**design/flow/run.sh**
```bash
#!/bin/bash
# the make line also repeats each setting of config.mk as NAME=value (left out here)
make -C /OpenROAD-flow-scripts/flow DESIGN_CONFIG=/design/flow/config.mk WORK_HOME=/design/flow/orfs CLKGATE_MAP_FILE= finish
```
**design/flow/config.mk**
```make
export PLATFORM = sky130hd
export DESIGN_NAME = usb_interface_v1_0
export DESIGN_NICKNAME = usb_interface_v1_0
export VERILOG_FILES = /design/flow/design.v
export SDC_FILE = /design/flow/constraint.sdc
export NUM_CORES = 4
export LEC_CHECK = 0
export CAP_MARGIN = 20
export CORE_MARGIN = 2
export CORE_UTILIZATION = 58
export SETUP_SLACK_MARGIN = 1.71
export SLEW_MARGIN = 20
```
**design/flow/constraint.sdc**
```tcl
create_clock -name core_clock -period 5.79 [get_ports {m00_axi_aclk}]
set_input_delay 1.1580 -clock core_clock [delete_from_list [all_inputs] [get_ports {m00_axi_aclk}]]
set_output_delay 1.1580 -clock core_clock [all_outputs]
set_load 0.01 [all_outputs]
```
**design/flow/design.v**
```verilog
module fifo # (
	parameter DATA_WIDTH = 32,
	parameter DEPTH = 16,
	parameter LOG2DEPTH = 4
) (
	input clk,
	input reset_n,
	input i_flush,
	input [DATA_WIDTH-1:0] i_data,
	input i_write_enable,
	output o_full,
	output [DATA_WIDTH-1:0] o_data,
	input i_read_enable,
	output o_empty,
	output o_almost_empty
);
	reg [DATA_WIDTH-1:0] ram [0:DEPTH-1];
	reg [LOG2DEPTH-1:0] r_read_addr, r_write_addr;
	reg [LOG2DEPTH:0] r_count;
	wire w_enqueue, w_dequeue;
	assign w_dequeue = i_read_enable & !o_empty;
	assign w_enqueue = i_write_enable & (!o_full | i_read_enable);
	always @(posedge clk or negedge reset_n) begin
		if (!reset_n) begin
			r_write_addr <= 0;
		end else begin
			if (i_flush) begin
				r_write_addr <= 0;
			end else if (w_enqueue) begin
				if (r_write_addr == DEPTH-1) begin
					r_write_addr <= 0;
				end else begin
					r_write_addr <= r_write_addr + 1;
				end
			end
		end
	end
	integer  i;
	always @(posedge clk or negedge reset_n) begin
		if (!reset_n) begin
			for (i = 0; i < DEPTH; i = i + 1) begin
				ram[i] <= 0;
			end
		end else if (w_enqueue) begin
			ram[r_write_addr] <= i_data;
		end
	end
	always @(posedge clk or negedge reset_n) begin
		if (!reset_n) begin
			r_read_addr <= 0;
		end else begin
			if (i_flush) begin
				r_read_addr <= 0;
			end else if (w_dequeue) begin
				if (r_read_addr == DEPTH-1) begin
					r_read_addr <= 0;
				end else begin
					r_read_addr <= r_read_addr + 1;
				end
			end
		end
	end
	always @(posedge clk or negedge reset_n) begin
		if (!reset_n) begin
			r_count <= 0;
		end else begin
			if (i_flush) begin
				r_count <= 0;
			end else begin
				if (!o_full & i_write_enable & !w_dequeue) begin
					r_count <= r_count + 1;
				end else if (w_dequeue & !i_write_enable) begin
					r_count <= r_count - 1;
				end
			end
		end
	end
	assign o_full = (r_count == DEPTH);
	assign o_empty = (r_count == 0);
	assign o_almost_empty = (r_count <= 1);
	assign o_data = ~o_empty ? ram[r_read_addr] : 0;
endmodule
module command_control #(
	parameter RESET_CYCLES = 100
) (
	input wire clk,
	input wire reset_n,
	output wire [(32 - 1):0] o_addr,
	output wire [(32 - 1):0] o_write_data,
	output wire o_write_valid,
	input wire i_write_ready,
	input wire [(32 - 1):0] i_read_data,
	output wire o_read_req,
	input wire i_read_valid,
	input wire [((1 + 4 + 4 + 16) - 1):0] usb_flit_data,
	output wire [(8 - 1):0] o_response,
	input wire usb_rd_n,
	input wire usb_wr_n,
	input wire usb_ce_n,
	output wire usb_isout,
	output wire o_sw_reset_n
);
	wire w_parity;
	wire [4-1:0] w_flit_type;
	wire [4-1:0] w_flit_data_len;
	wire [16-1:0] w_flit_payload;
	assign {w_parity, w_flit_type, w_flit_data_len, w_flit_payload} = usb_flit_data;
	wire w_parity_error;
	assign w_parity_error = ^usb_flit_data != 0;
	reg [(32 - 1):0] r_addr;
	localparam STATE_W = 11;
	localparam STATE_WAIT_B = 0;
	localparam STATE_WAIT = 1 << STATE_WAIT_B;				 
	localparam STATE_READ_ADDR_B = 1;
	localparam STATE_READ_ADDR = 1 << STATE_READ_ADDR_B;	 
	localparam STATE_WAIT_READ_B = 2;
	localparam STATE_WAIT_READ = 1 << STATE_WAIT_READ_B;	 
	localparam STATE_SEND_READY_B = 3;
	localparam STATE_SEND_READY = 1 << STATE_SEND_READY_B;	 
	localparam STATE_SEND_DATA_B = 4;
	localparam STATE_SEND_DATA = 1 << STATE_SEND_DATA_B;	 
	localparam STATE_WRITE_ADDR_B = 5;
	localparam STATE_WRITE_ADDR = 1 << STATE_WRITE_ADDR_B;	 
	localparam STATE_WRITE_UPPER_B = 6;
	localparam STATE_WRITE_UPPER = 1 << STATE_WRITE_UPPER_B; 
	localparam STATE_WRITE_LOWER_B = 7;
	localparam STATE_WRITE_LOWER = 1 << STATE_WRITE_LOWER_B; 
	localparam STATE_SYNC_WRITE_B = 8;
	localparam STATE_SYNC_WRITE = 1 << STATE_SYNC_WRITE_B;	 
	localparam STATE_RESET_B = 9;
	localparam STATE_RESET = 1 << STATE_RESET_B;			 
	localparam STATE_RESPOND_B = 10;
	localparam STATE_RESPOND = 1 << STATE_RESPOND_B;		 
	reg [STATE_W-1:0] r_state;
	reg [(8 - 1):0] r_response;
	reg [16-1:0] r_recv_data_count;
	wire w_read_enable;
	wire w_write_enable;
	reg r_usb_ce_n;
	always @(posedge clk or negedge reset_n) begin
		if (!reset_n) begin
			r_usb_ce_n <= 1'b1;
		end else begin
			r_usb_ce_n <= usb_ce_n;
		end
	end
	assign w_read_enable = r_usb_ce_n == 1'b1 && usb_ce_n == 1'b0 && usb_rd_n == 1'b0;
	assign w_write_enable = r_usb_ce_n == 1'b1 && usb_ce_n == 1'b0 && usb_wr_n == 1'b0;
	reg [4-1:0] r_write_data_len;
	reg [(32 - 1):0] r_write_data;
	reg [16:0] r_write_data_count;
	wire w_write_buf_dequeue;
	reg r_write_buf_enqueue;
	wire w_write_buf_flush;
	wire w_write_buf_empty;
	wire [(32 - 1):0] w_write_buf_data;
	fifo write_buffer (
		.clk(clk),
		.reset_n(reset_n),
		.i_flush(w_write_buf_flush),
		.i_data(r_write_data),
		.i_write_enable(r_write_buf_enqueue),
		.o_full(),
		.o_data(w_write_buf_data),
		.i_read_enable(w_write_buf_dequeue),
		.o_empty(w_write_buf_empty),
		.o_almost_empty()
	);
	assign w_write_buf_dequeue = o_write_valid && i_write_ready;
	assign w_write_buf_flush = r_state[STATE_WAIT_B] && !w_write_buf_empty;
	reg [4-1:0] r_read_data_len;
	reg [16:0] r_read_data_count;
	reg r_read_buf_dequeue;
	wire w_read_buf_enqueue;
	wire w_read_buf_empty;
	wire [(32 - 1):0] w_read_buf_data;
	wire w_read_buf_flush;
	reg r_read_valid;  
	fifo read_buffer (
		.clk(clk),
		.reset_n(reset_n),
		.i_data(i_read_data),
		.i_write_enable(w_read_buf_enqueue),
		.i_flush(w_read_buf_flush),
		.o_full(),
		.o_data(w_read_buf_data),
		.i_read_enable(r_read_buf_dequeue),
		.o_empty(w_read_buf_empty),
		.o_almost_empty()
	);
	always @(posedge clk or negedge reset_n) begin
		if (!reset_n) begin
			r_read_valid <= 0;
		end else begin
			r_read_valid <= i_read_valid;
		end
	end
	assign w_read_buf_enqueue = r_state[STATE_WAIT_READ_B] && i_read_valid && r_read_data_count <= r_read_data_len;
	assign o_read_req = r_state[STATE_WAIT_READ_B] & !r_read_valid;
	assign w_read_buf_flush = r_state[STATE_WAIT_B] && !w_read_buf_empty;
	wire w_state_reset;
	assign w_state_reset = usb_flit_data[(1 + 4 + 4 + 16)-1:8] == 17'h0FF_FF && w_read_enable;
	localparam RESET_COUNT_W = $clog2(RESET_CYCLES);
	reg [RESET_COUNT_W-1:0] r_reset_count;
	always @(posedge clk or negedge reset_n) begin
		if (!reset_n) begin
			r_state <= STATE_WAIT;
			r_recv_data_count <= 0;
			r_write_data <= 0;
			r_read_data_len <= 0;
			r_write_data_len <= 0;
			r_addr <= 0;
			r_write_buf_enqueue <= 0;
			r_response <= 8'hff;
			r_reset_count <= 0;
		end else begin
			r_write_buf_enqueue <= 0;
			if (w_state_reset) begin
				r_state <= STATE_WAIT;
			end else begin
				case (r_state)
					STATE_WAIT: begin
						if (w_write_enable) begin
							if (w_parity_error) begin
								r_response <= 8'h01;
								r_state <= STATE_RESPOND;
							end else begin
								case (w_flit_type)
									4'h0: begin
										r_state <= STATE_READ_ADDR;
										r_read_data_len <= w_flit_data_len;
										r_addr <= {w_flit_payload, 16'h0000};
									end
									4'h2: begin
										r_state <= STATE_WRITE_ADDR;
										r_write_data_len <= w_flit_data_len;
										r_recv_data_count <= 0;
										r_addr <= {w_flit_payload, 16'h0000};
									end
									4'h6: begin
										r_state <= STATE_RESET;
										r_reset_count <= 0;
									end
									default: begin
										r_response <= 8'h02;
										r_state <= STATE_RESPOND;
									end
								endcase
							end
						end
					end
					STATE_READ_ADDR: begin
						if (w_write_enable) begin
							if (w_parity_error) begin
								r_response <= 8'h01;
								r_state <= STATE_RESPOND;
							end else if (w_flit_type == 4'h1) begin
								r_addr[(16 - 1):0] <= w_flit_payload;
								r_state <= STATE_WAIT_READ;
							end else begin
								r_response <= 8'h01;
								r_state <= STATE_RESPOND;
							end
						end
					end
					STATE_WRITE_ADDR: begin
						if (w_write_enable) begin
							if (w_parity_error) begin
								r_response <= 8'h01;
								r_state <= STATE_RESPOND;
							end else if (w_flit_type == 4'h3) begin
								r_addr[(16 - 1):0] <= w_flit_payload;
								r_state <= STATE_WRITE_UPPER;
							end else begin
								r_response <= 8'h02;
								r_state <= STATE_RESPOND;
							end
						end
					end
					STATE_WRITE_UPPER: begin
						if (w_write_enable) begin
							if (w_parity_error) begin
								r_response <= 8'h01;
								r_state <= STATE_RESPOND;
							end else if (w_flit_type == 4'h4) begin
								r_state <= STATE_WRITE_LOWER;
								r_write_data <= {w_flit_payload, 16'h0000};
							end else begin
								r_response <= 8'h02;
								r_state <= STATE_RESPOND;
							end
						end
					end
					STATE_WRITE_LOWER: begin
						if (w_write_enable) begin
							if (w_parity_error) begin
								r_response <= 8'h01;
								r_state <= STATE_RESPOND;
							end else if (w_flit_type == 4'h5) begin
								r_write_data[(16 - 1):0] <= w_flit_payload;
								r_write_buf_enqueue <= 1;
								if (r_recv_data_count == r_write_data_len) begin
									r_state <= STATE_SYNC_WRITE;
								end else begin
									r_recv_data_count <= r_recv_data_count + 1;
									r_state <= STATE_WRITE_UPPER;
								end
							end else begin
								r_response <= 8'h02;
								r_state <= STATE_RESPOND;
							end
						end
					end
					STATE_SYNC_WRITE: begin
						if (w_write_buf_empty && !r_write_buf_enqueue) begin
							r_response <= 8'h00;
							r_state <= STATE_RESPOND;
						end
					end
					STATE_WAIT_READ: begin
						if (r_read_data_count == r_read_data_len + 1) begin
							r_state <= STATE_SEND_READY;
						end
					end
					STATE_SEND_READY: begin
						if (w_read_enable) begin
							r_state <= STATE_SEND_DATA;
						end
					end
					STATE_SEND_DATA: begin
						if (w_read_buf_empty) begin
							r_response <= 8'h00;
							r_state <= STATE_RESPOND;
						end
					end
					STATE_RESET: begin
						if (r_reset_count == RESET_CYCLES) begin
							r_state <= STATE_RESPOND;
							r_response <= 8'h00;
						end else begin
							r_reset_count <= r_reset_count + 1;
						end
					end
					STATE_RESPOND: begin
						if (w_read_enable) begin
							r_state <= STATE_WAIT;
						end
					end
				endcase
			end
		end
	end
	always @(posedge clk or negedge reset_n) begin
		if (!reset_n) begin
			r_read_data_count <= 0;
		end else begin
			if (r_state[STATE_READ_ADDR_B]) begin
				r_read_data_count <= 0;
			end else if (r_state[STATE_WAIT_READ_B] && r_read_data_count <= r_read_data_len) begin
				if (i_read_valid) begin
					r_read_data_count <= r_read_data_count + 1;
				end
			end
		end
	end
	always @(posedge clk or negedge reset_n) begin
		if (!reset_n) begin
			r_write_data_count <= 0;
		end else begin
			if (r_state[STATE_WRITE_ADDR_B]) begin
				r_write_data_count <= 0;
			end else if (w_write_buf_dequeue) begin
				r_write_data_count <= r_write_data_count + 1;
			end
		end
	end
	reg [1:0] r_byte_count;
	always @(posedge clk or negedge reset_n) begin
		if (!reset_n) begin
			r_byte_count <= 0;
			r_read_buf_dequeue <= 0;
		end else begin
			r_read_buf_dequeue <= 0;
			if (r_state[STATE_SEND_DATA_B]) begin
				if (w_read_enable) begin
					if (r_byte_count == 3) begin
						r_byte_count <= 0;
						r_read_buf_dequeue <= 1;
					end else begin
						r_byte_count <= r_byte_count + 1;
					end
				end
			end
		end
	end
	reg [(8 - 1):0] r_response_out;
	reg [1:0] r_isout_pipe;
	always @(posedge clk or negedge reset_n) begin
		if (!reset_n) begin
			r_response_out <= 8'hff;
			r_isout_pipe <= 0;
		end else begin
			r_isout_pipe <= {r_isout_pipe[0], (usb_ce_n == 1'b0 && usb_rd_n == 1'b0)};
			if (w_read_enable) begin
				case (r_state)
					STATE_SEND_READY: begin
						r_response_out <= 8'h03;
					end
					STATE_SEND_DATA: begin
						r_response_out <= w_read_buf_data[r_byte_count * 8 +: 8];
					end
					STATE_RESPOND: begin
						r_response_out <= r_response;
					end
					default: begin
						r_response_out <= 8'hff;
					end
				endcase
			end
		end
	end
	assign o_response = r_response_out;
	assign usb_isout = r_isout_pipe[1];
	assign o_addr = (r_state[STATE_WAIT_READ_B]) ? r_addr + (r_read_data_count * 4) :
					(o_write_valid) ? r_addr + (r_write_data_count * 4) : 0;
	assign o_write_data = w_write_buf_data;
	assign o_write_valid = (r_state[STATE_WRITE_UPPER_B] || r_state[STATE_WRITE_LOWER_B] ||
							r_state[STATE_SYNC_WRITE_B]) && !w_write_buf_empty;
	assign o_sw_reset_n = r_state[STATE_RESET_B] ? 1'b0 : 1'b1;
endmodule
`timescale 1 ns / 1 ps
	module usb_interface_v1_0_M00_AXI #
	(
		parameter  C_M_START_DATA_VALUE	= 32'h00000000,
		parameter  C_M_TARGET_SLAVE_BASE_ADDR	= 32'h00000000,
		parameter integer C_M_AXI_ADDR_WIDTH	= 32,
		parameter integer C_M_AXI_DATA_WIDTH	= 32,
		parameter integer C_M_TRANSACTIONS_NUM	= 4
	)
	(
		input wire [(32 - 1):0] i_addr,
		input wire [(32 - 1):0] i_write_data,
		input wire i_write_valid,
		output wire o_write_ready,
		output wire [(32 - 1):0] o_read_data,
		input wire i_read_req,
		output wire o_read_data_valid,
		input wire  M_AXI_ACLK,
		input wire  M_AXI_ARESETN,
		output wire [C_M_AXI_ADDR_WIDTH-1 : 0] M_AXI_AWADDR,
		output wire [2 : 0] M_AXI_AWPROT,
		output wire  M_AXI_AWVALID,
		input wire  M_AXI_AWREADY,
		output wire [C_M_AXI_DATA_WIDTH-1 : 0] M_AXI_WDATA,
		output wire [C_M_AXI_DATA_WIDTH/8-1 : 0] M_AXI_WSTRB,
		output wire  M_AXI_WVALID,
		input wire  M_AXI_WREADY,
		input wire [1 : 0] M_AXI_BRESP,
		input wire  M_AXI_BVALID,
		output wire  M_AXI_BREADY,
		output wire [C_M_AXI_ADDR_WIDTH-1 : 0] M_AXI_ARADDR,
		output wire [2 : 0] M_AXI_ARPROT,
		output wire  M_AXI_ARVALID,
		input wire  M_AXI_ARREADY,
		input wire [C_M_AXI_DATA_WIDTH-1 : 0] M_AXI_RDATA,
		input wire [1 : 0] M_AXI_RRESP,
		input wire  M_AXI_RVALID,
		output wire  M_AXI_RREADY
	);
	reg r_axi_awvalid, r_axi_wvalid, r_axi_bready;
	reg r_axi_arvalid, r_axi_rready;
	reg [C_M_AXI_ADDR_WIDTH-1 : 0] 	r_axi_awaddr;
	reg [C_M_AXI_DATA_WIDTH-1 : 0] 	r_axi_wdata;
	reg [C_M_AXI_ADDR_WIDTH-1 : 0] 	r_axi_araddr;
	reg [C_M_AXI_DATA_WIDTH-1 : 0] r_read_data;
	reg r_rvalid;
	reg r_read_req, r_read_req_delayed;
	reg r_write_valid, r_write_valid_delayed;
	reg r_axi_awready, r_axi_wready;
	wire w_raise_read_req;
	wire w_raise_write_valid;
	assign w_raise_read_req = r_read_req && ~r_read_req_delayed;
	assign w_raise_write_valid = r_write_valid && ~r_write_valid_delayed;
	assign M_AXI_AWADDR	= C_M_TARGET_SLAVE_BASE_ADDR + r_axi_awaddr;
	assign M_AXI_WDATA	= r_axi_wdata;
	assign M_AXI_AWPROT	= 3'b000;
	assign M_AXI_AWVALID	= r_axi_awvalid;
	assign M_AXI_WVALID	= r_axi_wvalid;
	assign M_AXI_WSTRB	= 4'b1111;
	assign M_AXI_BREADY	= r_axi_bready;
	assign M_AXI_ARADDR	= C_M_TARGET_SLAVE_BASE_ADDR + r_axi_araddr;
	assign M_AXI_ARVALID	= r_axi_arvalid;
	assign M_AXI_ARPROT	= 3'b001;
	assign M_AXI_RREADY = i_read_req;
	assign o_write_ready = r_axi_awready && r_axi_wready;
	assign o_read_data_valid = r_rvalid;
	assign o_read_data = r_read_data;
	always @(posedge M_AXI_ACLK) begin
		if (M_AXI_ARESETN == 0) begin
			r_read_req <= 0;
			r_read_req_delayed <= 0;
			r_write_valid <= 0;
			r_write_valid_delayed <= 0;
		end else begin
			r_read_req <= i_read_req;
			r_read_req_delayed <= r_read_req;
			r_write_valid <= i_write_valid;
			r_write_valid_delayed <= r_write_valid;
		end
	end
	always @(posedge M_AXI_ACLK) begin
		if (M_AXI_ARESETN == 0) begin
			r_axi_awvalid <= 1'b0;
		end else begin
			if (w_raise_write_valid) begin
				r_axi_awvalid <= 1'b1;
			end else if (M_AXI_AWREADY && r_axi_awvalid) begin
				r_axi_awvalid <= 1'b0;
			end
		end
	end
	always @(posedge M_AXI_ACLK) begin
		if (M_AXI_ARESETN == 0) begin
			r_axi_wvalid <= 1'b0;
		end else if (w_raise_write_valid) begin
			r_axi_wvalid <= 1'b1;
 		end else if (M_AXI_WREADY && r_axi_wvalid) begin
			r_axi_wvalid <= 1'b0;
		end
	end
	always @(posedge M_AXI_ACLK) begin
		if (M_AXI_ARESETN == 0) begin
			r_axi_awready <= 1'b0;
			r_axi_wready <= 1'b0;
		end else begin
			if (r_axi_awready && r_axi_wready) begin
				r_axi_awready <= 1'b0;
				r_axi_wready <= 1'b0;
			end else begin
				if (M_AXI_AWREADY) begin
					r_axi_awready <= 1'b1;
				end
				if (M_AXI_WREADY) begin
					r_axi_wready <= 1'b1;
				end
			end
		end
	end
	always @(posedge M_AXI_ACLK) begin
		if (M_AXI_ARESETN == 0) begin
			r_axi_bready <= 1'b0;
		end else if (M_AXI_BVALID && ~r_axi_bready) begin
			r_axi_bready <= 1'b1;
		end else if (r_axi_bready) begin
			r_axi_bready <= 1'b0;
		end
	end
	always @(posedge M_AXI_ACLK) begin
		if (M_AXI_ARESETN == 0) begin
			r_axi_arvalid <= 1'b0;
		end else if (w_raise_read_req) begin
			r_axi_arvalid <= 1'b1;
		end	else if (M_AXI_ARREADY && r_axi_arvalid) begin
				r_axi_arvalid <= 1'b0;
		end
	end
	always @(posedge M_AXI_ACLK) begin
		if (M_AXI_ARESETN == 0) begin
			r_read_data <= 0;
			r_rvalid <= 0;
		end else begin
			r_rvalid <= M_AXI_RVALID;
			if (M_AXI_RVALID) begin
				r_read_data <= M_AXI_RDATA;
			end
		end
	end
	always @(posedge M_AXI_ACLK) begin
		if (M_AXI_ARESETN == 0) begin
			r_axi_awaddr <= 0;
		end else if (w_raise_write_valid) begin
			r_axi_awaddr <= i_addr;
		end
	end
	always @(posedge M_AXI_ACLK) begin
		if (M_AXI_ARESETN == 0) begin
			r_axi_wdata <= C_M_START_DATA_VALUE;
		end else if (w_raise_write_valid) begin
			r_axi_wdata <= i_write_data;
		end
	end
	always @(posedge M_AXI_ACLK) begin
		if (M_AXI_ARESETN == 0) begin
			r_axi_araddr <= 0;
		end else if (w_raise_read_req) begin
			r_axi_araddr <= i_addr;
		end
	end
endmodule
`timescale 1 ns / 1 ps
module usb_interface_v1_0 #
(
	parameter RESET_CYCLES = 100,
	parameter  C_M00_AXI_START_DATA_VALUE	= 32'h00000000,
	parameter  C_M00_AXI_TARGET_SLAVE_BASE_ADDR	= 32'h00000000,
	parameter integer C_M00_AXI_ADDR_WIDTH	= 32,
	parameter integer C_M00_AXI_DATA_WIDTH	= 32,
	parameter integer C_M00_AXI_TRANSACTIONS_NUM	= 4
) (
	input wire [(8 - 1):0] usb_data_in,
	output wire [(8 - 1):0] usb_data_out,
	output wire usb_data_oe,
	input wire [(1 + 4 + 4 + 16)-8-1:0] usb_addr,
	input wire usb_rd_n,
	input wire usb_wr_n,
	input wire usb_ce_n,
	output wire sw_reset_n,
	input wire  m00_axi_aclk,
	input wire  m00_axi_aresetn,
	output wire [C_M00_AXI_ADDR_WIDTH-1 : 0] m00_axi_awaddr,
	output wire [2 : 0] m00_axi_awprot,
	output wire  m00_axi_awvalid,
	input wire  m00_axi_awready,
	output wire [C_M00_AXI_DATA_WIDTH-1 : 0] m00_axi_wdata,
	output wire [C_M00_AXI_DATA_WIDTH/8-1 : 0] m00_axi_wstrb,
	output wire  m00_axi_wvalid,
	input wire  m00_axi_wready,
	input wire [1 : 0] m00_axi_bresp,
	input wire  m00_axi_bvalid,
	output wire  m00_axi_bready,
	output wire [C_M00_AXI_ADDR_WIDTH-1 : 0] m00_axi_araddr,
	output wire [2 : 0] m00_axi_arprot,
	output wire  m00_axi_arvalid,
	input wire  m00_axi_arready,
	input wire [C_M00_AXI_DATA_WIDTH-1 : 0] m00_axi_rdata,
	input wire [1 : 0] m00_axi_rresp,
	input wire  m00_axi_rvalid,
	output wire  m00_axi_rready
);
	wire [(32 - 1):0] w_addr_from_usb;
	wire [(32 - 1):0] w_usb_write_data;
	wire w_usb_write_valid;
	wire w_usb_write_ready;
	wire [(32 - 1):0] w_usb_read_data;
	wire w_usb_read_req;
	wire w_usb_read_valid;
	wire w_is_output;
	wire [(8 - 1):0] w_usb_in_data;
	wire [(8 - 1):0] w_usb_out_data;
	usb_interface_v1_0_M00_AXI # (
		.C_M_START_DATA_VALUE(C_M00_AXI_START_DATA_VALUE),
		.C_M_TARGET_SLAVE_BASE_ADDR(C_M00_AXI_TARGET_SLAVE_BASE_ADDR),
		.C_M_AXI_ADDR_WIDTH(C_M00_AXI_ADDR_WIDTH),
		.C_M_AXI_DATA_WIDTH(C_M00_AXI_DATA_WIDTH),
		.C_M_TRANSACTIONS_NUM(C_M00_AXI_TRANSACTIONS_NUM)
	) usb_interface_v1_0_M00_AXI_inst (
		.i_addr(w_addr_from_usb),
		.i_write_data(w_usb_write_data),
		.i_write_valid(w_usb_write_valid),
		.o_write_ready(w_usb_write_ready),
		.o_read_data(w_usb_read_data),
		.i_read_req(w_usb_read_req),
		.o_read_data_valid(w_usb_read_valid),
		.M_AXI_ACLK(m00_axi_aclk),
		.M_AXI_ARESETN(m00_axi_aresetn),
		.M_AXI_AWADDR(m00_axi_awaddr),
		.M_AXI_AWPROT(m00_axi_awprot),
		.M_AXI_AWVALID(m00_axi_awvalid),
		.M_AXI_AWREADY(m00_axi_awready),
		.M_AXI_WDATA(m00_axi_wdata),
		.M_AXI_WSTRB(m00_axi_wstrb),
		.M_AXI_WVALID(m00_axi_wvalid),
		.M_AXI_WREADY(m00_axi_wready),
		.M_AXI_BRESP(m00_axi_bresp),
		.M_AXI_BVALID(m00_axi_bvalid),
		.M_AXI_BREADY(m00_axi_bready),
		.M_AXI_ARADDR(m00_axi_araddr),
		.M_AXI_ARPROT(m00_axi_arprot),
		.M_AXI_ARVALID(m00_axi_arvalid),
		.M_AXI_ARREADY(m00_axi_arready),
		.M_AXI_RDATA(m00_axi_rdata),
		.M_AXI_RRESP(m00_axi_rresp),
		.M_AXI_RVALID(m00_axi_rvalid),
		.M_AXI_RREADY(m00_axi_rready)
	);
	assign w_usb_in_data = usb_data_in;
	assign usb_data_out = w_usb_out_data;
	assign usb_data_oe = w_is_output;
	command_control #(
		.RESET_CYCLES(RESET_CYCLES)
	) command_control_inst (
		.clk(m00_axi_aclk),
		.reset_n(m00_axi_aresetn),
		.o_addr(w_addr_from_usb),
		.o_write_data(w_usb_write_data),
		.o_write_valid(w_usb_write_valid),
		.i_write_ready(w_usb_write_ready),
		.i_read_data(w_usb_read_data),
		.o_read_req(w_usb_read_req),
		.i_read_valid(w_usb_read_valid),
		.o_sw_reset_n(sw_reset_n),
		.o_response(w_usb_out_data),
		.usb_rd_n(usb_rd_n),
		.usb_wr_n(usb_wr_n),
		.usb_ce_n(usb_ce_n),
		.usb_flit_data({usb_addr, w_usb_in_data}),
		.usb_isout(w_is_output)
	);
endmodule
```
==> results.py, run 1 <==
# Generated from Yosys and OpenROAD reports
metrics = {
    "clocking": {
        "clk_path_buf_depth": 3,
        "clock_tree.root_cell": "sky130_fd_sc_hd__clkbuf_16",
        "cts_inserted_buffers": 143,
        "clock_sinks": 1348,
        "cts_htree_levels": 4,
        "clock.latency.late_pin_ps": 760,
        "clkTransAtPathRegs_ps": 60,
        "clock_tree_from_tritoncts": "yes",
    },
    "synth": {
        "netlist_top_cells_area": "sky130_fd_sc_hd__dfrtp_1 48%, sky130_fd_sc_hd__mux2_2 20%, sky130_fd_sc_hd__dfxtp_1 4.5%",
        "postSynth.asyncResetShare": 0.897,
        "mux_area_frac": 0.206,
        "synthSimpleGateAreaFrac": 0.0792,
        "synth_warnings": 4,
        "netlist_instances": 5125,
        "yosys.area_share.xor_xnor": 0.0130,
        "synth_top_flop_cell": "sky130_fd_sc_hd__dfrtp_1",
        "postSynthAreaPerCell_um2": 12.0,
        "synth_stat.cells": 5125,
        "logic_family": "multiplexers",
        "enable_flop_cells": 0,
        "postSynthSeqShare": 0.535,
        "dominant_cell_area_share": 0.485,
        "ys_area_um2": 61700,
        "yosysUniqueCellTypes": 92,
        "synthesized_flop_and_latch_total": 1348,
        "syn_area_um2": 61700,
        "netlist_top_cells_count": "1196 x sky130_fd_sc_hd__dfrtp_1, 1073 x sky130_fd_sc_hd__mux2_2, 301 x sky130_fd_sc_hd__clkbuf_1",
        "synth-adder-area-share": 0.0177,
        "synth-compound-area-share": 0.116,
        "netlist.top_cell.by_instances": "sky130_fd_sc_hd__dfrtp_1",
        "largest_area_cell": "sky130_fd_sc_hd__dfrtp_1",
    },
    "final_timing": {
        "timing_hold_violations_final": 0,
        "finalMaxSlewViolations": 0,
        "timing.clock.skew_ps": 25.8,
        "fin_tns_setup_ps": 0,
        "achievable-frequency_mhz": 250,
        "setup_repair_after_global_routing_missed_its_margin": "yes",
        "max-slew-margin-rel": 0.211,
        "post-route-worst-setup-slack_ps": 1790,
        "fin_crit_sh": 0.691,
        "timing.final.setup_violations": 0,
        "worstMarginPinSlew_ps": 1180,
        "post-route-min-period_ps": 4000,
    },
    "setup_path": {
        "critPathMaxStageDelay_ps": 770,
        "most_frequent_cell_on_critical_path": "sky130_fd_sc_hd__buf_4",
        "crit_path_end_kind": "flop",
        "cp_slowest_cell": "sky130_fd_sc_hd__and3b_1",
        "worst-r2r-setup-slack_ps": 1790,
        "timing.critical_path.fanout_max": 21,
        "start_kind": "flop",
        "worstSetupPathDepth": 9,
        "crit_arrival_ps": 4700,
        "worst_path_dominant_cell_family": "AND-OR/OR-AND gates",
        "setup.worst_path.end": "command_control_inst.r_response_out[2]$_DFFE_PN1P_",
        "worst_setup_path_startpoint": "command_control_inst.read_buffer.r_read_addr[2]$_DFFE_PN0P_",
        "r2r_cells": 9,
        "worstPathBufferInverterCount": 2,
        "setup_crit_path_kind": "reg2reg",
        "path_cells": "buf_4 -> and3b_1 -> buf_4 -> a221oi_1 -> o2111ai_1 -> o221ai_1 -> o311a_1 -> a311oi_1 -> o22a_1",
        "timing.rr.end": "command_control_inst.r_response_out[2]$_DFFE_PN1P_",
        "required_ps": 6490,
        "critical_path.reg2reg.startpoint": "command_control_inst.read_buffer.r_read_addr[2]$_DFFE_PN0P_",
    },
    "floorplanning": {
        "io_pins": 192,
        "die_width_um": 330,
        "core_area_um2": 105000,
        "rows": 119,
        "die_y_um": 330,
        "fp.dieArea_um2": 109000,
        "initial_utilization": 0.586,
    },
    "place": {
        "gp_routability_congestion": 0.919,
        "detailed_place_hpwl_mm": 114,
        "buffer_ports.inserted": 177,
        "dpl_worst_slack_ps": 671,
    },
    "grt": {
        "grt_antenna_before_repair": 3,
        "number_of_global_route_vias_before_repair": 42600,
        "gr-total-overflow": 0,
        "groute.usage.overall": 0.345,
        "largest_net_degree_at_the_start_of_global_routing": 180,
        "first_pass_grt_wire_length_mm": 281,
    },
    "cells_and_area": {
        "layout.core_utilization": 0.664,
        "finish.net_count": 5331,
        "flow.area_growth_from_synthesis_pct": 13.4,
    },
    "power": {
        "leakagePower_nw": 32.7,
        "power.share.sequential": 0.476,
        "clock_power_share": 0.416,
        "pwr-share-comb": 0.108,
        "switching_share": 0.248,
        "clk-power_mw": 9.42,
        "net-switching-power_mw": 5.62,
        "p_per_area_nw_per_um2": 324,
        "p_seq_mw": 10.8,
        "pwr.group.combinational_mw": 2.45,
        "internal_power_mw": 17.0,
        "worst_ir_drop_on_vdd_mv": 0.315,
        "power-top-group": "registers",
    },
    "detailed_routing": {
        "wirelength_mm": 188,
        "overall_via_count_from_detail_route": 43800,
        "firstDrtPassIters": 28,
        "drt_iter0_drc": 4422,
        "vias_per_cell": 6.55,
        "drt_drc_violations_left": 0,
        "routed_wire_length_per_instance_um": 28.1,
        "drtAntennaViolNets": 0,
    },
    "flow_run": {
        "drv.max_cap_violation_count": 0,
        "warning_count": 68,
    },
    "worst_hold_path": {
        "timing.hold.worst.class": "in2async",
    },
    "run_status": {
        "outcome": "complete, no violations",
    },
}
layer usage:
layer,GRT usage,up-vias,part of all wire
met5,0,-,0.000059
met4,0.137,2,0.040
met3,0.0521,400,0.069
met2,0.532,1657,0.45
met1,0.494,22700,0.44
li1,-,19000,-
area by class of cell:
cell class                 instances  area [µm²]
sequential                      1348       33100
antenna                            3        7.51
timing repair buffer             329        3080
tap                             1391        1740
inverter                          73         277
fill                            8208       35400
clock buffer                     231        4540
clock inverter                    35         330
multi-input combinational       3280       27000
what timing repair did:
item | in CTS | in global routing
pin swaps | 1 | 1
endpoints found under the hold margin | 0 | 0
resized | 10 | 9
buffers inserted | 4 | 0
cloned | 0 | 1
setup endpoints to repair | 205 | 128
hold buffers | 0 | 0
stage by stage:
stage          power (mW)  cell area (µm²)  instances  hold slack (ps)
5_1_grt              23.5            70000       6687              317
6_report             22.7            70000       6690              283
3_5_place_dp         13.4            65000       6416              336
4_1_cts              22.7            69900       6686              310
3_3_place_gp         13.3            65000       6416              334
2_1_floorplan        12.4            61800       5133              331
==> run 2, diff against run 1 <==
CORE_UTILIZATION = 40   (was 58)
PLACE_DENSITY = 0.6   (was not set)
SETUP_SLACK_MARGIN = not set   (was 1.71)
clock period = 3.27 ns   (was 5.79 ns; I/O delays follow)
==> run 2 against run 1 <==
Compared with the run above: now fails the layout checks on setup timing; sequential power grew 77%; register-to-register slack lost 1800 ps; global-route usage shrank 9.8 points; clock skew grew 33 ps; core utilization shrank 19 points; synthesized area is the same; synthesized cell count is the same; sequential cell count is the same; die size grew 44%; final cell count grew 13%.
==> results.py, run 2 <==
# Generated from Yosys and OpenROAD reports
metrics = {
    "grt": {
        "gr-total-overflow": 0,
        "number_of_global_route_vias_before_repair": 44400,
        "largest_net_degree_at_the_start_of_global_routing": 133,
        "groute.usage.overall": 0.248,
        "grt_antenna_before_repair": 2,
        "first_pass_grt_wire_length_mm": 295,
    },
    "synth": {
        "yosysUniqueCellTypes": 92,
        "largest_area_cell": "sky130_fd_sc_hd__dfrtp_1",
        "synthSimpleGateAreaFrac": 0.0792,
        "netlist_top_cells_area": "sky130_fd_sc_hd__dfrtp_1 48%, sky130_fd_sc_hd__mux2_2 20%, sky130_fd_sc_hd__dfxtp_1 4.5%",
        "synth-compound-area-share": 0.116,
        "ys_area_um2": 61700,
        "synthesized_flop_and_latch_total": 1348,
        "dominant_cell_area_share": 0.485,
        "enable_flop_cells": 0,
        "yosys.area_share.xor_xnor": 0.0130,
        "synth_warnings": 4,
        "synth-adder-area-share": 0.0177,
        "synth_top_flop_cell": "sky130_fd_sc_hd__dfrtp_1",
        "logic_family": "multiplexers",
        "synth_stat.cells": 5125,
        "postSynthAreaPerCell_um2": 12.0,
        "mux_area_frac": 0.206,
        "syn_area_um2": 61700,
        "postSynthSeqShare": 0.535,
        "netlist_instances": 5125,
        "netlist_top_cells_count": "1196 x sky130_fd_sc_hd__dfrtp_1, 1073 x sky130_fd_sc_hd__mux2_2, 301 x sky130_fd_sc_hd__clkbuf_1",
        "postSynth.asyncResetShare": 0.897,
        "netlist.top_cell.by_instances": "sky130_fd_sc_hd__dfrtp_1",
    },
    "power": {
        "switching_share": 0.258,
        "totalPowerFinal_mw": 41.0,
        "net-switching-power_mw": 10.6,
        "p_seq_mw": 19.1,
        "pwr.group.combinational_mw": 4.82,
        "worst_ir_drop_on_vdd_mv": 0.512,
        "clk-power_mw": 17.1,
        "internal_power_mw": 30.4,
        "clock_power_share": 0.416,
        "power-top-group": "registers",
        "pwr-share-comb": 0.118,
        "p_per_area_nw_per_um2": 559,
        "power.share.sequential": 0.466,
        "leakagePower_nw": 33.9,
    },
    "cells_and_area": {
        "finish.net_count": 5533,
        "seq_area_um2": 33100,
        "layout.area.comb_um2": 27000,
        "finalNonFillerCells": 7546,
        "final_area_um2": 73200,
        "flow.area_growth_from_synthesis_pct": 18.6,
        "num-fill-cells": 13700,
    },
    "detailed_routing": {
        "wirelength_mm": 198,
        "drtAntennaViolNets": 0,
        "overall_via_count_from_detail_route": 44400,
        "vias_per_cell": 5.89,
        "drt_drc_violations_left": 0,
        "routed_wire_length_per_instance_um": 26.2,
        "firstDrtPassIters": 6,
        "drt_iter0_drc": 3629,
    },
    "place": {
        "buffer_ports.inserted": 177,
        "gp_routability_congestion": 0.898,
        "detailed_place_hpwl_mm": 124,
        "dpl_worst_slack_ps": -811,
        "post_dp_cell_area_um2": 67900,
        "placed_cells": 7258,
    },
    "setup_path": {
        "r2r_cells": 11,
        "crit_arrival_ps": 4000,
        "worst_path_dominant_cell_family": "buffers and inverters",
        "worst_setup_path_startpoint": "command_control_inst.read_buffer.r_read_addr[0]$_DFFE_PN0P_",
        "start_kind": "flop",
        "worstPathBufferInverterCount": 4,
        "required_ps": 3990,
        "worst-r2r-setup-slack_ps": -9,
        "setup_crit_path_kind": "reg2reg",
        "setup.worst_path.end": "command_control_inst.r_response_out[0]$_DFFE_PN1P_",
        "path_cells": "inv_1 -> ha_1 -> buf_4 -> inv_1 -> nand2b_1 -> buf_12 -> nand4_1 -> o221a_2 -> nor3_1 -> a311o_1 -> a21oi_1",
        "critPathMaxStageDelay_ps": 480,
        "most_frequent_cell_on_critical_path": "sky130_fd_sc_hd__inv_1",
        "timing.critical_path.fanout_max": 19,
        "cp_slowest_cell": "sky130_fd_sc_hd__nor3_1",
        "critical_path.reg2reg.startpoint": "command_control_inst.read_buffer.r_read_addr[0]$_DFFE_PN0P_",
        "crit_path_end_kind": "flop",
        "worstSetupPathDepth": 11,
        "timing.rr.end": "command_control_inst.r_response_out[0]$_DFFE_PN1P_",
    },
    "floorplanning": {
        "die_y_um": 397,
        "rows": 144,
        "die_width_um": 397,
        "core_area_um2": 154000,
        "io_pins": 192,
        "fp.dieArea_um2": 158000,
        "initial_utilization": 0.402,
    },
    "final_timing": {
        "post-route-worst-setup-slack_ps": -9.32,
        "fin_tns_setup_ps": -9.32,
        "timing.clock.skew_ps": 59.2,
        "worstMarginPinSlew_ps": 1130,
        "setup_repair_after_global_routing_missed_its_margin": "yes",
        "timing_hold_violations_final": 0,
        "fin_crit_sh": 1.00,
        "post-route-min-period_ps": 3280,
        "finalMaxSlewViolations": 0,
        "max-slew-margin-rel": 0.247,
        "achievable-frequency_mhz": 305,
        "timing.final.setup_violations": 1,
    },
    "clocking": {
        "clk_path_buf_depth": 3,
        "clock_tree.root_cell": "sky130_fd_sc_hd__clkbuf_16",
        "clkTransAtPathRegs_ps": 60,
        "clock.latency.late_pin_ps": 810,
        "cts_htree_levels": 4,
        "clock_sinks": 1348,
        "clock_tree_from_tritoncts": "yes",
        "cts_inserted_buffers": 148,
    },
    "run_status": {
        "outcome": "finished with violations",
        "so.violations": "setup timing",
    },
    "worst_hold_path": {
        "timing.hold.worst.class": "reg2reg",
        "worst_hold_startpoint": "command_control_inst.r_isout_pipe[0]$_DFF_PN0_",
        "timing.hold.worst_endpoint": "command_control_inst.r_isout_pipe[1]$_DFF_PN0_",
        "holdPathStages": 0,
    },
    "flow_run": {
        "warning_count": 61,
        "drv.max_cap_violation_count": 0,
    },
}
[run 2: area by class of cell]
| class | count | share of cell area |
|---|---|---|
| Inverter | 73 | 0.00378 |
| Tap cell | 2044 | 0.0349 |
| Sequential cell | 1348 | 0.451 |
| Multi-Input combinational cell | 3280 | 0.369 |
| Clock buffer | 225 | 0.0591 |
| Clock inverter | 49 | 0.00930 |
| Antenna cell | 1 | 0.0000342 |
| Timing Repair Buffer | 526 | 0.0724 |
[run 2: per-layer routing]
layer / GRT usage / wire [µm]
met4: 0.0836 / 6540
met5: 0 / 0
met3: 0.0394 / 13000
met2: 0.384 / 89800
met1: 0.352 / 88200
[run 2: what timing repair did]
action / 4_1_cts / 5_1_grt
setup buffers: 2 / 6
pin swaps: 2 / 12
hold buffers: 1 / 0
hold endpoints to repair: 30 / 0
gates cloned: 1 / 3
gates resized: 6 / 26
setup endpoints to repair: 17 / 142
[run 2: per-stage QoR]
step,hold WS [ps],util
global placement,349,0.442
CTS,328,0.475
detailed placement,350,0.442
global route,339,0.476
floorplan,331,-
finish,324,0.476
==> run 3, diff against run 2 <==
ABC_AREA = 1   (was not set)
CAP_MARGIN = 10   (was 20)
CELL_PAD_IN_SITES_DETAIL_PLACEMENT = 2   (was not set)
CELL_PAD_IN_SITES_GLOBAL_PLACEMENT = 1   (was not set)
CORE_MARGIN = 10   (was 2)
CORE_UTILIZATION = 62   (was 40)
PLACE_DENSITY = not set   (was 0.6)
PLACE_DENSITY_LB_ADDON = 0.26   (was not set)
TNS_END_PERCENT = 60   (was not set)
clock period = 10.0 ns   (was 3.27 ns; I/O delays follow)
==> run 3 against run 2 <==
Compared with the run above: die size fell by 28%; synthesized area increased by 1.3%; synthesized cell count increased by 49%; the flow now stops in detailed placement (3_5_place_dp).
==> results.py, run 3 <==
# Generated from Yosys and OpenROAD reports
metrics = {
    "run_status": {
        "outcome": "did not finish",
        "lastStage": "detailed placement (3_5_place_dp)",
        "firstError": "[ERROR DPL-0033] detailed placement checks failed during check placement.",
    },
    "synth": {
        "netlist.top_cell.by_instances": "sky130_fd_sc_hd__nand2_1",
        "postSynthSeqShare": 0.529,
        "synth_stat.cells": 7655,
        "enable_flop_cells": 0,
        "logic_family": "simple AND/OR/NAND/NOR gates",
        "netlist_top_cells_count": "2470 x sky130_fd_sc_hd__nand2_1, 1196 x sky130_fd_sc_hd__dfrtp_1, 1074 x sky130_fd_sc_hd__o21ai_0",
        "synth_top_flop_cell": "sky130_fd_sc_hd__dfrtp_1",
        "synth_warnings": 4,
        "synthesized_flop_and_latch_total": 1348,
        "largest_area_cell": "sky130_fd_sc_hd__dfrtp_1",
        "postSynthAreaPerCell_um2": 8.17,
        "postSynth.asyncResetShare": 0.897,
        "dominant_cell_area_share": 0.479,
        "netlist_instances": 7655,
        "netlist_top_cells_area": "sky130_fd_sc_hd__dfrtp_1 48%, sky130_fd_sc_hd__nand2_1 15%, sky130_fd_sc_hd__o21ai_0 8.6%",
        "mux_area_frac": 0.000640,
        "synthSimpleGateAreaFrac": 0.239,
        "synth-adder-area-share": 0.0175,
        "yosys.area_share.xor_xnor": 0.00812,
        "synth-compound-area-share": 0.145,
        "ys_area_um2": 62500,
        "yosysUniqueCellTypes": 64,
        "syn_area_um2": 62500,
    },
    "place": {
        "gp_routability_congestion": 0.921,
        "buffer_ports.inserted": 177,
    },
    "floorplanning": {
        "initial_utilization": 0.624,
        "die_y_um": 338,
        "core_area_um2": 100000,
        "io_pins": 192,
        "fp.dieArea_um2": 114000,
        "die_width_um": 338,
        "rows": 116,
    },
}
run 3: stage by stage:
stage | worst slack [ps] | hold WS (ps) | instance area [µm²]
after global placement | 4930 | 401 | 64900
after floorplan | 6220 | 331 | 62600
==> run 4, diff against run 3 <==
CAP_MARGIN = 20   (was 10)
CELL_PAD_IN_SITES_DETAIL_PLACEMENT = not set   (was 2)
CORE_ASPECT_RATIO = 0.9   (was not set)
CORE_MARGIN = 2   (was 10)
CORE_UTILIZATION = 72   (was 62)
GPL_ROUTABILITY_DRIVEN = 0   (was not set)
MAX_ROUTING_LAYER = met4   (was not set)
PLACE_DENSITY_LB_ADDON = not set   (was 0.26)
TNS_END_PERCENT = not set   (was 60)
==> run 4 against run 3 <==
Compared with the run above: the run fails in global placement without I/O (3_1_place_gp_skip_io); die size is 22% lower; synthesized cell count stayed put; synthesized area unchanged.
==> results.py, run 4 <==
# Generated from Yosys and OpenROAD reports
metrics = {
    "synth": {
        "synthSimpleGateAreaFrac": 0.239,
        "postSynthAreaPerCell_um2": 8.17,
        "yosysUniqueCellTypes": 64,
        "synth-compound-area-share": 0.145,
        "largest_area_cell": "sky130_fd_sc_hd__dfrtp_1",
        "logic_family": "simple AND/OR/NAND/NOR gates",
        "synthesized_flop_and_latch_total": 1348,
        "postSynth.asyncResetShare": 0.897,
        "postSynthSeqShare": 0.529,
        "netlist_top_cells_count": "2470 x sky130_fd_sc_hd__nand2_1, 1196 x sky130_fd_sc_hd__dfrtp_1, 1074 x sky130_fd_sc_hd__o21ai_0",
        "mux_area_frac": 0.000640,
        "synth_warnings": 4,
        "netlist_instances": 7655,
        "enable_flop_cells": 0,
        "synth_stat.cells": 7655,
        "syn_area_um2": 62500,
        "yosys.area_share.xor_xnor": 0.00812,
        "dominant_cell_area_share": 0.479,
        "synth_top_flop_cell": "sky130_fd_sc_hd__dfrtp_1",
        "synth-adder-area-share": 0.0175,
        "netlist.top_cell.by_instances": "sky130_fd_sc_hd__nand2_1",
        "netlist_top_cells_area": "sky130_fd_sc_hd__dfrtp_1 48%, sky130_fd_sc_hd__nand2_1 15%, sky130_fd_sc_hd__o21ai_0 8.6%",
        "ys_area_um2": 62500,
    },
    "run_status": {
        "firstError": "[ERROR GPL-0301] Utilization 110.549 % exceeds 100%.",
        "outcome": "did not finish",
        "lastStage": "global placement without I/O (3_1_place_gp_skip_io)",
    },
    "floorplanning": {
        "initial_utilization": 0.727,
        "fp.dieArea_um2": 89200,
        "rows": 102,
        "die_y_um": 284,
        "core_area_um2": 86000,
        "die_width_um": 315,
    },
}
==> run 5, diff against run 4 <==
ABC_AREA = not set   (was 1)
CAP_MARGIN = 30   (was 20)
CELL_PAD_IN_SITES_DETAIL_PLACEMENT = 1   (was not set)
CELL_PAD_IN_SITES_GLOBAL_PLACEMENT = 3   (was 1)
CORE_ASPECT_RATIO = 1.06   (was 0.9)
CORE_UTILIZATION = 33   (was 72)
CTS_CLUSTER_SIZE = 62   (was not set)
GPL_ROUTABILITY_DRIVEN = 1   (was 0)
GPL_TIMING_DRIVEN = 0   (was not set)
MIN_ROUTING_LAYER = met1   (was not set)
PLACE_DENSITY = 0.4   (was not set)
SETUP_SLACK_MARGIN = -0.44   (was not set)
SLEW_MARGIN = 40   (was 20)
TNS_END_PERCENT = 60   (was not set)
clock period = 4.61 ns   (was 10.0 ns; I/O delays follow)
==> run 5 against run 4 <==
Compared with the run above: the layout now fails its checks (setup timing); synthesized cell count fell by 33%; synthesized area fell by 1.3%; die size rose by 110%.
==> results.py, run 5 <==
# Generated from Yosys and OpenROAD reports
metrics = {
    "synth": {
        "dominant_cell_area_share": 0.485,
        "syn_area_um2": 61700,
        "netlist_top_cells_count": "1196 x sky130_fd_sc_hd__dfrtp_1, 1073 x sky130_fd_sc_hd__mux2_2, 301 x sky130_fd_sc_hd__clkbuf_1",
        "ys_area_um2": 61700,
        "yosys.area_share.xor_xnor": 0.0130,
        "netlist_instances": 5125,
        "synth-adder-area-share": 0.0177,
        "yosysUniqueCellTypes": 92,
        "largest_area_cell": "sky130_fd_sc_hd__dfrtp_1",
        "netlist.top_cell.by_instances": "sky130_fd_sc_hd__dfrtp_1",
        "synth_warnings": 4,
        "mux_area_frac": 0.206,
        "synthSimpleGateAreaFrac": 0.0792,
        "postSynthSeqShare": 0.535,
        "synthesized_flop_and_latch_total": 1348,
        "postSynth.asyncResetShare": 0.897,
        "postSynthAreaPerCell_um2": 12.0,
        "synth-compound-area-share": 0.116,
        "netlist_top_cells_area": "sky130_fd_sc_hd__dfrtp_1 48%, sky130_fd_sc_hd__mux2_2 20%, sky130_fd_sc_hd__dfxtp_1 4.5%",
        "synth_stat.cells": 5125,
        "synth_top_flop_cell": "sky130_fd_sc_hd__dfrtp_1",
        "logic_family": "multiplexers",
        "enable_flop_cells": 0,
    },
    "final_timing": {
        "post-route-worst-setup-slack_ps": -364,
        "achievable-frequency_mhz": 201,
        "fin_crit_sh": 1.08,
        "timing.clock.skew_ps": 41.9,
        "max-slew-margin-rel": 0.399,
        "post-route-min-period_ps": 4970,
        "timing.final.setup_violations": 14,
        "finalMaxSlewViolations": 0,
        "timing_hold_violations_final": 0,
        "worstMarginPinSlew_ps": 901,
    },
    "cells_and_area": {
        "layout.core_utilization": 0.396,
        "seq_area_um2": 33100,
        "finish.net_count": 5675,
        "layout.area.comb_um2": 26800,
        "num-fill-cells": 19700,
        "flow.area_growth_from_synthesis_pct": 19.3,
    },
    "floorplanning": {
        "io_pins": 192,
        "core_area_um2": 186000,
        "fp.dieArea_um2": 191000,
        "rows": 163,
        "initial_utilization": 0.332,
        "die_width_um": 424,
        "die_y_um": 449,
    },
    "clocking": {
        "clock_tree.root_cell": "sky130_fd_sc_hd__clkbuf_16",
        "cts_inserted_buffers": 160,
        "clock.latency.late_pin_ps": 840,
        "clk_path_buf_depth": 3,
        "clock_sinks": 1348,
        "cts_htree_levels": 4,
        "postCtsHoldBufs": 0,
        "clock_tree_from_tritoncts": "yes",
        "post-cts-setup-buffers": 0,
        "clkTransAtPathRegs_ps": 60,
        "ctsResizeCount": 0,
    },
    "power": {
        "worst_ir_drop_on_vdd_mv": 0.347,
        "clock_power_share": 0.438,
        "net-switching-power_mw": 7.97,
        "switching_share": 0.265,
        "pwr.group.combinational_mw": 3.37,
        "internal_power_mw": 22.1,
        "clk-power_mw": 13.2,
        "leakagePower_nw": 34.0,
        "p_seq_mw": 13.5,
        "p_per_area_nw_per_um2": 408,
        "power.share.sequential": 0.450,
        "power-top-group": "registers",
        "pwr-share-comb": 0.112,
    },
    "setup_path": {
        "critPathMaxStageDelay_ps": 610,
        "start_kind": "flop",
        "crit_path_end_kind": "flop",
        "required_ps": 5350,
        "timing.critical_path.fanout_max": 10,
        "critical_path.reg2reg.startpoint": "command_control_inst.read_buffer.r_read_addr[2]$_DFFE_PN0P_",
        "cp_slowest_cell": "sky130_fd_sc_hd__clkbuf_1",
        "timing.rr.end": "command_control_inst.r_response_out[3]$_DFFE_PN1P_",
        "path_cells": "clkbuf_1 -> clkbuf_1 -> buf_2 -> buf_16 -> clkbuf_2 -> clkbuf_2 -> o22ai_1 -> a21oi_1 -> nand4_1 -> o221ai_1 -> nand3_1 -> a21oi_1 -> nor2_1",
        "worstSetupPathDepth": 13,
        "r2r_cells": 13,
        "setup_crit_path_kind": "reg2reg",
        "worst_path_dominant_cell_family": "buffers and inverters",
        "worst-r2r-setup-slack_ps": -360,
        "crit_arrival_ps": 5720,
        "worst_setup_path_startpoint": "command_control_inst.read_buffer.r_read_addr[2]$_DFFE_PN0P_",
        "setup.worst_path.end": "command_control_inst.r_response_out[3]$_DFFE_PN1P_",
        "worstPathBufferInverterCount": 6,
    },
    "detailed_routing": {
        "drt_iter0_drc": 3080,
        "wirelength_mm": 272,
        "drt_drc_violations_left": 0,
        "drtAntennaViolNets": 0,
        "overall_via_count_from_detail_route": 45300,
        "firstDrtPassIters": 5,
        "vias_per_cell": 5.58,
        "routed_wire_length_per_instance_um": 33.5,
    },
    "place": {
        "buffer_ports.inserted": 176,
        "dpl_worst_slack_ps": -758,
        "detailed_place_hpwl_mm": 190,
        "gp_routability_congestion": 0.843,
    },
    "grt": {
        "largest_net_degree_at_the_start_of_global_routing": 106,
        "groute.usage.overall": 0.292,
        "gr-total-overflow": 0,
        "first_pass_grt_wire_length_mm": 385,
        "number_of_global_route_vias_before_repair": 47600,
        "grt_antenna_before_repair": 4,
    },
    "flow_run": {
        "drv.max_cap_violation_count": 0,
        "warning_count": 65,
    },
    "run_status": {
        "so.violations": "setup timing",
        "outcome": "finished with violations",
    },
    "worst_hold_path": {
        "timing.hold.worst.class": "in2async",
    },
}
## run 5: area by class of cell
type                       instances  area share
antenna                            1   0.0000340
buffer                           431      0.0267
clock buffer                     245      0.0654
clock inverter                    47     0.00792
inverter                          73     0.00372
multi-input combinational       3279       0.364
sequential                      1348       0.449
tap                             2475      0.0421
timing repair buffer             226      0.0407
## run 5: stage by stage
step | hold slack, ps | cell area [µm²] | total power [mW] | TNS (ps) | instances
floorplan | 331 | 61800 | 15.6 | 0 | 5133
global placement | 335 | 66600 | 17.0 | - | 7784
detailed placement | 360 | 68200 | 17.1 | -45240 | 7834
CTS | 13.9 | 73600 | 30.4 | -2720 | 8124
global route | 46.3 | 73600 | 31.3 | -21560 | 8124
finish | 49.2 | 73600 | 30.1 | -1230 | 8125
## run 5: routing by layer
layer / global-route usage / up-vias / wire length, µm
met4: 0.0864 / 0 / 8500
met2: 0.489 / 921 / 135000
met1: 0.373 / 24400 / 120000
met3: 0.0310 / 309 / 8670
met5: - / - / 0
li1: - / 19700 / -
==> run 6, diff against run 5 <==
CAP_MARGIN = 20   (was 30)
CELL_PAD_IN_SITES_DETAIL_PLACEMENT = not set   (was 1)
CELL_PAD_IN_SITES_GLOBAL_PLACEMENT = not set   (was 3)
CORE_ASPECT_RATIO = not set   (was 1.06)
CORE_UTILIZATION = 69   (was 33)
CTS_CLUSTER_SIZE = 14   (was 62)
GPL_ROUTABILITY_DRIVEN = not set   (was 1)
GPL_TIMING_DRIVEN = not set   (was 0)
MAX_ROUTING_LAYER = not set   (was met4)
MIN_ROUTING_LAYER = not set   (was met1)
PLACE_DENSITY = 0.6   (was 0.4)
SETUP_SLACK_MARGIN = not set   (was -0.44)
SLEW_MARGIN = 20   (was 40)
TNS_END_PERCENT = not set   (was 60)
clock period = 3.16 ns   (was 4.61 ns; I/O delays follow)
==> run 6 against run 5 <==
Compared with the run above: still fails the layout checks on setup timing; core utilization rose by 43 points; worst hold slack gained 260 ps; clock power increased by 27%; fmax increased by 52%; global-route usage rose by 13 points; via count is 3.1% higher; die size decreased by 52%; design area is 1.3% lower; critical path depth up 1.
==> results.py, run 6 <==
# Generated from Yosys and OpenROAD reports
metrics = {
    "run_status": {
        "outcome": "finished with violations",
        "so.violations": "setup timing",
    },
    "synth": {
        "postSynthSeqShare": 0.535,
        "yosysUniqueCellTypes": 92,
        "mux_area_frac": 0.206,
        "synth_top_flop_cell": "sky130_fd_sc_hd__dfrtp_1",
        "synth-adder-area-share": 0.0177,
        "netlist_top_cells_count": "1196 x sky130_fd_sc_hd__dfrtp_1, 1073 x sky130_fd_sc_hd__mux2_2, 301 x sky130_fd_sc_hd__clkbuf_1",
        "netlist.top_cell.by_instances": "sky130_fd_sc_hd__dfrtp_1",
        "postSynthAreaPerCell_um2": 12.0,
        "synth_stat.cells": 5125,
        "synthesized_flop_and_latch_total": 1348,
        "dominant_cell_area_share": 0.485,
        "largest_area_cell": "sky130_fd_sc_hd__dfrtp_1",
        "ys_area_um2": 61700,
        "synthSimpleGateAreaFrac": 0.0792,
        "syn_area_um2": 61700,
        "netlist_instances": 5125,
        "logic_family": "multiplexers",
        "synth-compound-area-share": 0.116,
        "synth_warnings": 4,
        "enable_flop_cells": 0,
        "netlist_top_cells_area": "sky130_fd_sc_hd__dfrtp_1 48%, sky130_fd_sc_hd__mux2_2 20%, sky130_fd_sc_hd__dfxtp_1 4.5%",
        "postSynth.asyncResetShare": 0.897,
        "yosys.area_share.xor_xnor": 0.0130,
    },
    "setup_path": {
        "r2r_cells": 14,
        "setup_crit_path_kind": "reg2reg",
        "setup.worst_path.end": "command_control_inst.read_buffer.ram[3][3]$_DFFE_PN0P_",
        "cp_slowest_cell": "sky130_fd_sc_hd__mux2_2",
        "worst_path_dominant_cell_family": "AND-OR/OR-AND gates",
        "path_cells": "inv_1 -> ha_1 -> nor2b_4 -> o21a_1 -> o21a_1 -> o21a_2 -> buf_6 -> a311oi_4 -> buf_6 -> nand2_4 -> nor3_4 -> buf_6 -> buf_12 -> mux2_2",
        "start_kind": "flop",
        "crit_arrival_ps": 3910,
        "worst_setup_path_startpoint": "command_control_inst.r_read_data_len[1]$_DFFE_PN0P_",
        "worstSetupPathDepth": 14,
        "critPathMaxStageDelay_ps": 360,
        "critical_path.reg2reg.startpoint": "command_control_inst.r_read_data_len[1]$_DFFE_PN0P_",
        "required_ps": 3810,
        "timing.critical_path.fanout_max": 8,
        "timing.rr.end": "command_control_inst.read_buffer.ram[3][3]$_DFFE_PN0P_",
        "worstPathBufferInverterCount": 5,
        "most_frequent_cell_on_critical_path": "sky130_fd_sc_hd__buf_6",
        "crit_path_end_kind": "flop",
        "worst-r2r-setup-slack_ps": -100,
    },
    "clocking": {
        "clock_tree_from_tritoncts": "yes",
        "clkTransAtPathRegs_ps": 60,
        "clock.latency.late_pin_ps": 780,
        "clock_sinks": 1348,
        "cts_htree_levels": 4,
        "clock_tree.root_cell": "sky130_fd_sc_hd__clkbuf_16",
        "clk_path_buf_depth": 3,
        "cts_inserted_buffers": 139,
    },
    "cells_and_area": {
        "seq_area_um2": 33100,
        "layout.area.comb_um2": 27400,
        "finalNonFillerCells": 6688,
        "final_area_um2": 72700,
        "num-fill-cells": 5014,
        "finish.net_count": 5564,
        "layout.core_utilization": 0.821,
        "flow.area_growth_from_synthesis_pct": 17.7,
    },
    "power": {
        "leakagePower_nw": 34.2,
        "p_per_area_nw_per_um2": 577,
        "pwr-share-comb": 0.128,
        "power.share.sequential": 0.473,
        "totalPowerFinal_mw": 41.9,
        "clk-power_mw": 16.7,
        "worst_ir_drop_on_vdd_mv": 0.595,
        "clock_power_share": 0.399,
        "pwr.group.combinational_mw": 5.36,
        "switching_share": 0.256,
        "net-switching-power_mw": 10.7,
        "power-top-group": "registers",
        "internal_power_mw": 31.2,
        "p_seq_mw": 19.8,
    },
    "place": {
        "detailed_place_hpwl_mm": 121,
        "buffer_ports.inserted": 177,
        "post_dp_cell_area_um2": 67100,
        "gp_routability_congestion": 0.946,
        "placed_cells": 6401,
        "dpl_worst_slack_ps": -771,
    },
    "floorplanning": {
        "rows": 109,
        "die_width_um": 303,
        "io_pins": 192,
        "initial_utilization": 0.698,
        "fp.dieArea_um2": 91900,
        "die_y_um": 303,
        "core_area_um2": 88500,
    },
    "worst_hold_path": {
        "timing.hold.worst.class": "in2reg",
        "holdPathStages": 2,
        "timing.hold.worst_endpoint": "usb_interface_v1_0_M00_AXI_inst.r_rvalid$_SDFF_PN0_",
        "worst_hold_startpoint": "m00_axi_rvalid",
    },
    "grt": {
        "largest_net_degree_at_the_start_of_global_routing": 141,
        "grt_antenna_before_repair": 0,
        "first_pass_grt_wire_length_mm": 286,
        "number_of_global_route_vias_before_repair": 46100,
        "groute.usage.overall": 0.417,
        "gr-total-overflow": 0,
    },
    "final_timing": {
        "whs_ps": 312,
        "setup_repair_after_global_routing_missed_its_margin": "yes",
        "timing_hold_violations_final": 0,
        "timing.clock.skew_ps": 31.9,
        "post-route-min-period_ps": 3260,
        "timing.final.setup_violations": 146,
        "fin_tns_setup_ps": -5600,
        "fin_crit_sh": 1.03,
        "finalMaxSlewViolations": 0,
        "worstMarginPinSlew_ps": 1160,
        "max-slew-margin-rel": 0.225,
        "post-route-worst-setup-slack_ps": -103,
        "achievable-frequency_mhz": 307,
    },
    "detailed_routing": {
        "firstDrtPassIters": 6,
        "wirelength_mm": 196,
        "drt_iter0_drc": 5492,
        "routed_wire_length_per_instance_um": 29.2,
        "overall_via_count_from_detail_route": 46700,
        "vias_per_cell": 6.99,
        "drtAntennaViolNets": 0,
        "drt_drc_violations_left": 0,
    },
    "flow_run": {
        "warning_count": 70,
        "drv.max_cap_violation_count": 0,
    },
}
[run 6: layout make-up]
cell class,count,share of cell area
inverter,73,0.00386
tap,1165,0.0201
sequential,1348,0.455
antenna,2,0.0000689
clock inverter,45,0.00713
clock buffer,209,0.0569
multi-input combinational,3280,0.376
timing repair buffer,566,0.0808
[run 6: metal layers]
metal,global-route usage,routed length (µm),vias to the layer above
li1,-,-,19500
met1,0.571,74800,23800
met2,0.642,88300,2786
met3,0.0819,20900,683
met4,0.214,11500,0
met5,0,0,-
[run 6: what timing repair did]
action,4_1_cts,5_1_grt
hold buffers,1,0
resized,8,113
cloned,1,15
buffers inserted,1,13
pin swaps,2,23
setup endpoints to repair,9,455
endpoints found under the hold margin,24,0
==> run 7, diff against run 6 <==
CORE_UTILIZATION = 18   (was 69)
CTS_CLUSTER_SIZE = not set   (was 14)
clock period = 14.5 ns   (was 3.16 ns; I/O delays follow)
==> run 7 against run 6 <==
Compared with the run above: now clean on timing, DRC and antenna; clock-buffer cell count stayed put; via count down 5.8%; clock skew rose by 47 ps; final cell count increased by 46%; critical path type is now in2reg; largest power group unchanged.
==> results.py, run 7 <==
# Generated from Yosys and OpenROAD reports
metrics = {
    "power": {
        "worst_ir_drop_on_vdd_mv": 0.0793,
        "switching_share": 0.256,
        "p_seq_mw": 4.31,
        "pwr.group.combinational_mw": 0.986,
        "clock_power_share": 0.411,
        "net-switching-power_mw": 2.31,
        "pwr-share-comb": 0.110,
        "clk-power_mw": 3.70,
        "leakagePower_nw": 32.3,
        "power-top-group": "registers",
        "p_per_area_nw_per_um2": 123,
        "internal_power_mw": 6.69,
        "power.share.sequential": 0.479,
    },
    "grt": {
        "largest_net_degree_at_the_start_of_global_routing": 142,
        "number_of_global_route_vias_before_repair": 44700,
        "gr-total-overflow": 0,
        "grt_antenna_before_repair": 26,
        "first_pass_grt_wire_length_mm": 303,
        "groute.usage.overall": 0.115,
    },
    "clocking": {
        "post-cts-setup-buffers": 0,
        "clkTransAtPathRegs_ps": 70,
        "ctsResizeCount": 0,
        "clock_tree.root_cell": "sky130_fd_sc_hd__clkbuf_16",
        "clock.latency.late_pin_ps": 800,
        "clock_sinks": 1348,
        "clk_path_buf_depth": 4,
        "cts_inserted_buffers": 139,
        "clock_tree_from_tritoncts": "yes",
        "postCtsHoldBufs": 0,
    },
    "floorplanning": {
        "initial_utilization": 0.180,
        "fp.dieArea_um2": 348000,
        "die_y_um": 590,
        "rows": 215,
        "die_width_um": 590,
        "core_area_um2": 342000,
        "io_pins": 192,
    },
    "synth": {
        "netlist_top_cells_count": "1196 x sky130_fd_sc_hd__dfrtp_1, 1073 x sky130_fd_sc_hd__mux2_2, 301 x sky130_fd_sc_hd__clkbuf_1",
        "largest_area_cell": "sky130_fd_sc_hd__dfrtp_1",
        "postSynthAreaPerCell_um2": 12.0,
        "yosys.area_share.xor_xnor": 0.0130,
        "netlist_top_cells_area": "sky130_fd_sc_hd__dfrtp_1 48%, sky130_fd_sc_hd__mux2_2 20%, sky130_fd_sc_hd__dfxtp_1 4.5%",
        "logic_family": "multiplexers",
        "synth_warnings": 4,
        "synth_stat.cells": 5125,
        "yosysUniqueCellTypes": 92,
        "synth-compound-area-share": 0.116,
        "synth_top_flop_cell": "sky130_fd_sc_hd__dfrtp_1",
        "ys_area_um2": 61700,
        "enable_flop_cells": 0,
        "synthSimpleGateAreaFrac": 0.0792,
        "postSynthSeqShare": 0.535,
        "postSynth.asyncResetShare": 0.897,
        "synth-adder-area-share": 0.0177,
        "synthesized_flop_and_latch_total": 1348,
    },
    "flow_run": {
        "warning_count": 53,
        "drv.max_cap_violation_count": 0,
    },
    "detailed_routing": {
        "overall_via_count_from_detail_route": 44000,
        "drt_drc_violations_left": 0,
        "firstDrtPassIters": 6,
        "drtAntennaViolNets": 0,
        "routed_wire_length_per_instance_um": 21.1,
        "vias_per_cell": 4.50,
        "drt_iter0_drc": 4492,
    },
    "setup_path": {
        "critical_path.reg2reg.startpoint": "command_control_inst.read_buffer.r_count[0]$_DFFE_PN0P_",
        "timing.critical_path.fanout_max": 24,
        "crit_arrival_ps": 7380,
        "start_kind": "input pin",
        "worstPathBufferInverterCount": 1,
        "required_ps": 15170,
        "crit_path_end_kind": "flop",
        "cp_slowest_cell": "sky130_fd_sc_hd__clkdlybuf4s50_1",
        "worst_path_dominant_cell_family": "simple AND/OR/NAND/NOR gates",
        "worstSetupPathDepth": 8,
        "r2r_cells": 8,
        "path_cells": "clkdlybuf4s50_1 -> ha_1 -> nand4b_1 -> nor4_4 -> o22a_1 -> o21a_1 -> and4_1 -> mux2_2",
        "critPathMaxStageDelay_ps": 920,
        "setup.worst_path.end": "command_control_inst.r_read_data_len[3]$_DFFE_PN0P_",
        "timing.rr.end": "command_control_inst.r_read_data_len[3]$_DFFE_PN0P_",
        "worst-r2r-setup-slack_ps": 9250,
    },
    "worst_hold_path": {
        "timing.hold.worst.class": "reg2reg",
        "holdPathStages": 0,
    },
    "final_timing": {
        "max-slew-margin-rel": 0.197,
        "finalMaxSlewViolations": 0,
        "achievable-frequency_mhz": 149,
        "post-route-min-period_ps": 6710,
        "timing_hold_violations_final": 0,
        "timing.clock.skew_ps": 79.0,
        "fin_tns_setup_ps": 0,
        "fin_crit_sh": 0.463,
        "whs_ps": 309,
        "worstMarginPinSlew_ps": 1210,
        "post-route-worst-setup-slack_ps": 7790,
    },
    "cells_and_area": {
        "finish.net_count": 5288,
        "flow.area_growth_from_synthesis_pct": 18.6,
        "num-fill-cells": 36400,
    },
    "place": {
        "detailed_place_hpwl_mm": 124,
        "gp_routability_congestion": 0.829,
        "buffer_ports.inserted": 177,
        "post_dp_cell_area_um2": 68600,
        "dpl_worst_slack_ps": 6900,
    },
    "run_status": {
        "outcome": "complete, no violations",
    },
}
## run 7: final cells by class
cell class / count / area (µm²) / share of cell area
diodes: 3 / 7.51 / 0.000103
flip-flops and latches: 1348 / 33100 / 0.451
inverters: 73 / 277 / 0.00378
clock buffers: 209 / 4210 / 0.0575
clock inverters: 34 / 408 / 0.00557
well taps: 4557 / 5700 / 0.0779
multi-input cells: 3279 / 26900 / 0.367
repair buffers: 291 / 2660 / 0.0363
## run 7: metal layers
metal | up-vias | track usage | part of all wire
li1 | 18900 | - | -
met1 | 23000 | 0.155 | 0.44
met2 | 1688 | 0.186 | 0.46
met3 | 398 | 0.0216 | 0.072
met4 | 4 | 0.0297 | 0.026
met5 | - | 0 | 0.00011
## run 7: per-stage QoR
stage               instances  utilization
finish                   9794        0.214
CTS                      9790        0.214
detailed placement       9547        0.200
floorplan                5133            -
global placement         9547        0.200
global route             9791        0.214
Power is estimated from default activity; no workload was simulated.
